==> v30: inputs <==
Design PE, start of the top module:
module PE (
    input              clk,
    input              CIM_en,
    input              STDW,  
    input              STDR,  
    input        [5:0] STD_A,  
    input        [3:0] weight_in,  
    input      [255:0] act_in,  
    output reg   [3:0] weight_out,  
    output reg  [13:0] PSUM  
);
Settings: LEC_CHECK=0, ABC_AREA=1, CAP_MARGIN=40, CELL_PAD_IN_SITES_GLOBAL_PLACEMENT=2, CORE_ASPECT_RATIO=1.8, CORE_MARGIN=2, CORE_UTILIZATION=18, CTS_CLUSTER_DIAMETER=303, GPL_TIMING_DRIVEN=0, HOLD_SLACK_MARGIN=0.07, SLEW_MARGIN=15, TNS_END_PERCENT=5; clock period 23.1 ns.
run.sh (not shown) runs the stock make flow with config.mk's settings and CLKGATE_MAP_FILE=.
==> v15: changes against v30 <==
CORE_UTILIZATION = 37   (was 18)
MIN_ROUTING_LAYER = met2   (was unset)
SLEW_MARGIN = 20   (was 15)
TNS_END_PERCENT = 45   (was 5)
==> v29: changes against v30 <==
ABC_AREA = unset   (was 1)
CAP_MARGIN = 20   (was 40)
CELL_PAD_IN_SITES_GLOBAL_PLACEMENT = unset   (was 2)
CORE_ASPECT_RATIO = unset   (was 1.8)
CORE_UTILIZATION = 23   (was 18)
CTS_CLUSTER_DIAMETER = unset   (was 303)
GPL_TIMING_DRIVEN = unset   (was 0)
HOLD_SLACK_MARGIN = unset   (was 0.07)
SLEW_MARGIN = 20   (was 15)
TNS_END_PERCENT = unset   (was 5)
==> flow/constraint.sdc (replaced) <==
create_clock -name core_clock -period 22.6 [get_ports {clk}]
set_input_delay 4.5200 -clock core_clock [delete_from_list [all_inputs] [get_ports {clk}]]
set_output_delay 4.5200 -clock core_clock [all_outputs]
set_load 0.01 [all_outputs]
==> results <==
item                                                                        v30           v29           v15
Last element of the critical path                                      PSUM[11]       PSUM[9]      PSUM[13]
Metal2 WL                                                                123 mm       84.3 mm        108 mm
Warning total across the stage logs                                          32            32            34
Number of antenna violations at the first check in global routing            66            57             0
Post-Synth Simple-Gate Area                                               14.0%         13.6%         14.0%
Count of fill cells added during filler insertion                         30000         21400         13600
Post-placement setup slack                                              2.89 ns       2.97 ns       3.45 ns
Net count of the finished layout                                           7761          6442          7776
Clock buffer cells                                                           28            42            32
Area fraction of the dominant cell type after synthesis                   41.0%         42.4%         41.0%
RePlAce Congestion                                                        0.896         0.946          1.04
GRT Util Overall                                                          15.3%         15.9%         44.5%
WL final                                                                 209 mm        164 mm        198 mm
Multi-input combinational gate total                                       3381          2867          3381
Share of synthesized area spent on multiplexers                              0%         3.00%            0%
Crit path arrival time                                                 15.49 ns      15.09 ns      15.24 ns
Number of standard cells after synthesis                                   5639          4352          5639
Status                                         no timing/DRC/antenna violations  no timing/DRC/antenna violations  no timing/DRC/antenna violations
Total core area                                                    270000 sq um  205000 sq um  131000 sq um
Seq area share                                                            13.4%         14.1%         13.9%
Iteration-0 DRC Markers                                                    1654          1929         10300
Worst Max-Slew Pin Slew                                                0.903 ns       1.14 ns      0.956 ns
Horiz. Die Dim                                                      392 microns   458 microns   275 microns

---

==> trial 57: inputs <==
==> flow/design.v <==
module PE (
    input              clk,
    input              CIM_en,
    input              STDW,  
    input              STDR,  
    input        [5:0] STD_A,  
    input        [3:0] weight_in,  
    input      [255:0] act_in,  
    output reg   [3:0] weight_out,  
    output reg  [13:0] PSUM  
);
reg  [255:0] weight;  
integer i;
always @(posedge clk) begin
    for (i = 0; i < 64; i = i+1) begin
        if (STDW && STD_A == i) begin  
            weight[4*i+3 -: 4] <= weight_in;
        end
    end
end
always@(*) begin
    weight_out = 4'b0;
    PSUM = 14'b0;
    if (STDW) begin  
    end
    else if (STDR) begin  
        weight_out = weight[4*STD_A+3 -: 4];
    end
    else begin  
        if (CIM_en) begin
            for (i = 0; i < 64; i = i+1) begin
                PSUM = PSUM + weight[4*i+3 -: 4] * act_in[4*i+3 -: 4];  
            end
        end
    end
end
endmodule
==> flow/run.sh <==
#!/bin/bash
# the make line also repeats each setting of config.mk as NAME=value (left out here)
make -C /OpenROAD-flow-scripts/flow DESIGN_CONFIG=/design/flow/config.mk WORK_HOME=/design/flow/orfs CLKGATE_MAP_FILE= finish
==> flow/config.mk <==
export PLATFORM = sky130hd
export DESIGN_NAME = PE
export DESIGN_NICKNAME = PE
export VERILOG_FILES = /design/flow/design.v
export SDC_FILE = /design/flow/constraint.sdc
export NUM_CORES = 4
export LEC_CHECK = 0
export CAP_MARGIN = 20
export CELL_PAD_IN_SITES_GLOBAL_PLACEMENT = 0
export CORE_ASPECT_RATIO = 1.57
export CORE_MARGIN = 2
export CORE_UTILIZATION = 72
export GPL_ROUTABILITY_DRIVEN = 1
export MAX_ROUTING_LAYER = met4
export PLACE_DENSITY = 0.64
export SLEW_MARGIN = 20
==> flow/constraint.sdc <==
create_clock -name core_clock -period 13.5 [get_ports {clk}]
set_input_delay 2.7000 -clock core_clock [delete_from_list [all_inputs] [get_ports {clk}]]
set_output_delay 2.7000 -clock core_clock [all_outputs]
set_load 0.01 [all_outputs]
==> inputs of trial 30, as changes to trial 57 <==
- ABC_AREA: unset -> 1
- CELL_PAD_IN_SITES_GLOBAL_PLACEMENT: 0 -> unset
- CORE_ASPECT_RATIO: 1.57 -> 0.62
- CORE_UTILIZATION: 72 -> 18
- CTS_CLUSTER_DIAMETER: unset -> 283
- GPL_TIMING_DRIVEN: unset -> 1
- MAX_ROUTING_LAYER: met4 -> unset
- PLACE_DENSITY: 0.64 -> unset
- TNS_END_PERCENT: unset -> 55
==> flow/constraint.sdc (replaced) <==
create_clock -name core_clock -period 31.3 [get_ports {clk}]
set_input_delay 6.2600 -clock core_clock [delete_from_list [all_inputs] [get_ports {clk}]]
set_output_delay 6.2600 -clock core_clock [all_outputs]
set_load 0.01 [all_outputs]
==> summary.txt <==
run results: largest net degree at the start of global routing=approximately 55, Max Clk Rate=0.0441 GHz, status=complete, no violations, met3 WL=20.8 mm, Logic inverters=~2000
# the run above: trial 30

==> summary.txt <==
run results: largest net degree at the start of global routing=65, Final Setup Violations=10, status=failed layout checks, Logic inverters=approximately 1200, met3 WL=10.8 mm, Max Clk Rate=0.0687 GHz, final worst setup slack=-1060 ps, Fail Reasons=negative setup slack
# the run above: trial 57

